// fpadd_40
module fpadd_40(x_40,y_40,res_40,clk_40,rst_40);
input [31:0] x_40,y_40;				      
output [31:0] res_40;				 
input clk_40,rst_40;
parameter menw_40=45;             
reg sing_x_40,sing_y_40;	 
reg [7:0] exp_x_40, exp_y_40,exp_res_40;		 
reg [menw_40:0] mes_x_40, mes_y_40,mes_res_40,mes_medi_40;	 
reg zero_40_x,zero_40_y;	
reg signres;		                     
reg [31:0] resout_40;	 
integer int_exp_x,int_exp_y,int_exp_dif_40;	 
integer renorm_40,renorm_400,renorm_401,renorm_402,renorm_403,renorm_404,renorm_405;	 
parameter [menw_40:0] zero_40=0;
integer int_exp_dif_402,int_exp_dif_401,int_exp_dif_404,int_exp_dif_403,int_exp_dif_405,int_exp_dif_406,int_exp_dif_4000,int_exp_dif_400;
reg [menw_40:0] mes_y_402,mes_y_401,mes_y_403,mes_y_404;
reg [menw_40:0] mes_x_402,mes_x_401,mes_x_403,mes_x_404;
reg [menw_40:0] mes_res_401,mes_res_402,mes_res_403,mes_res_404,mes_res_4000,mes_res_400;
reg [7:0] exp_x_402,exp_x_401;
reg [7:0] exp_res_402,exp_res_401,exp_res_403,exp_res_404,exp_res_4000,exp_res_400;
reg sing_x_402,sing_x_401,sing_x_403;
reg sing_y_402,sing_y_401,sing_y_403;
reg signres2,signres1,signres3,signres4,signres5,signres6,signres00,signres0;
assign res_40=resout_40;
always @(*) begin
renorm_40=0;
  ...
Size in the first run: roughly 310 flip-flops, ~0.019 mm^2 of cells after synthesis.
==> flow/config.mk <==
export PLATFORM = sky130hd
export DESIGN_NAME = fpadd_40
export DESIGN_NICKNAME = fpadd_40
export VERILOG_FILES = /design/flow/design.v
export SDC_FILE = /design/flow/constraint.sdc
export NUM_CORES = 4
export LEC_CHECK = 0
export CAP_MARGIN = 20
export CORE_MARGIN = 2
export CORE_UTILIZATION = 72
export CTS_CLUSTER_SIZE = 36
export SETUP_SLACK_MARGIN = 1.47
export SLEW_MARGIN = 20
==> flow/constraint.sdc <==
create_clock -name core_clock -period 5.17 [get_ports {clk_40}]
set_input_delay 1.0340 -clock core_clock [delete_from_list [all_inputs] [get_ports {clk_40}]]
set_output_delay 1.0340 -clock core_clock [all_outputs]
set_load 0.01 [all_outputs]
run.sh (not shown) runs the stock make flow with config.mk's settings and CLKGATE_MAP_FILE=.
The starting point died in 5_1_grt.
Change:
- CORE_UTILIZATION: 72 -> 21
- CTS_CLUSTER_SIZE: 36 -> unset
- SETUP_SLACK_MARGIN: 1.47 -> unset
- clock period: 5.17 -> 4.98 ns (I/O delays scaled with it)
Result: With this change the flow finished with timing, DRC and antenna clean. Synthesized area stays the same. Die area rose to 3.4 times its value. Synthesized cell count does not change.
Change:
- CORE_UTILIZATION: 21 -> 40
- clock period: 4.98 -> 5.0 ns (I/O delays scaled with it)
Via count goes up slightly. Total power goes up by a few percent. Synthesized area does not change. Synthesized cell count does not change.
Change:
- CORE_UTILIZATION: 40 -> 66
- clock period: 5.0 -> 4.28 ns (I/O delays scaled with it)
Effect:
- Now the flow ran to the end with violations: negative setup slack
- count of clock-buffer cells in the layout shrinks by 3
- sequential share of layout area shrinks by 1.1 points
- synthesized cell count does not change
- maximum frequency shrinks by a few percent
- cell count shrinks by a few percent
Change:
- clock period: 4.28 -> 3.65 ns (I/O delays scaled with it)
Now the flow stopped in 5_1_grt with GRT-0232.
Die area does not change.
Synthesized cell count stays the same.
Synthesized area does not change.

========
Starting RTL as in the previous note.
Settings: LEC_CHECK=0, CAP_MARGIN=20, CORE_MARGIN=9, CORE_UTILIZATION=40, CTS_CLUSTER_DIAMETER=150, SETUP_SLACK_MARGIN=1.23, SLEW_MARGIN=20; clock period 5.0 ns.
Then changed:
- CORE_MARGIN: 9 -> 2
- CORE_UTILIZATION: 40 -> 68
- CTS_CLUSTER_DIAMETER: 150 -> unset
- CTS_CLUSTER_SIZE: unset -> 41
- SETUP_SLACK_MARGIN: 1.23 -> unset
- clock period: 5.0 -> 4.3 ns (I/O delays scaled with it)
After rerunning: This time the run completed and failed the layout checks on setup timing. Wire length grows by 10%. Die area shrinks by about 50%. Synthesized cell count is unchanged. Fmax shrinks by 9.0%. Clock skew stays flat. Cell area shrinks by about 3.5%. Cell count shrinks by 8.4%.
Then changed:
- CORE_UTILIZATION: 68 -> 72
- CTS_CLUSTER_SIZE: 41 -> unset
- SETUP_SLACK_MARGIN: unset -> 1.47
- clock period: 4.3 -> 5.17 ns (I/O delays scaled with it)
What happened: The new run failed in 5_1_grt with GRT-0232. Die area drops by a few percent. Area after synthesis stays the same. Synthesized cell count stays the same.
Then changed:
- CORE_UTILIZATION: 72 -> 40
- SETUP_SLACK_MARGIN: 1.47 -> unset
- clock period: 5.17 -> 4.98 ns (I/O delays scaled with it)
After rerunning: This time the run completed without violations. Die area goes up by 78%. Synthesized area stays the same. Synthesized cell count is unchanged.

========
Starting RTL as in the previous note.
Settings: LEC_CHECK=0, ABC_AREA=1, CAP_MARGIN=20, CORE_ASPECT_RATIO=1.46, CORE_MARGIN=2, CORE_UTILIZATION=72, CTS_CLUSTER_DIAMETER=399, CTS_CLUSTER_SIZE=98, PLACE_DENSITY=0.36, SETUP_SLACK_MARGIN=0.54, SLEW_MARGIN=20, TNS_END_PERCENT=10; clock period 2.38 ns.
The starting point never finished: it broke off in 5_1_grt (GRT-0116).
Then changed:
PLACE_DENSITY = unset   (was 0.36)
SETUP_SLACK_MARGIN = unset   (was 0.54)
- The changed run stopped in 5_1_grt
- die size stays the same
- synthesized cell count is unchanged
- synthesized area stays the same
Then changed:
ABC_AREA = unset   (was 1)
CORE_ASPECT_RATIO = unset   (was 1.46)
CORE_UTILIZATION = 66   (was 72)
CTS_CLUSTER_DIAMETER = unset   (was 399)
CTS_CLUSTER_SIZE = unset   (was 98)
TNS_END_PERCENT = unset   (was 10)
clock period = 3.41 ns   (was 2.38 ns; I/O delays follow)
What happened: The new run stopped in 5_1_grt on ODB-0269; synthesized area is lower by about 5.4%; die area is higher by 3.0%; synthesized cell count is lower by 27%.
Power figures rest on the tool's default switching activity, not on a simulated workload.
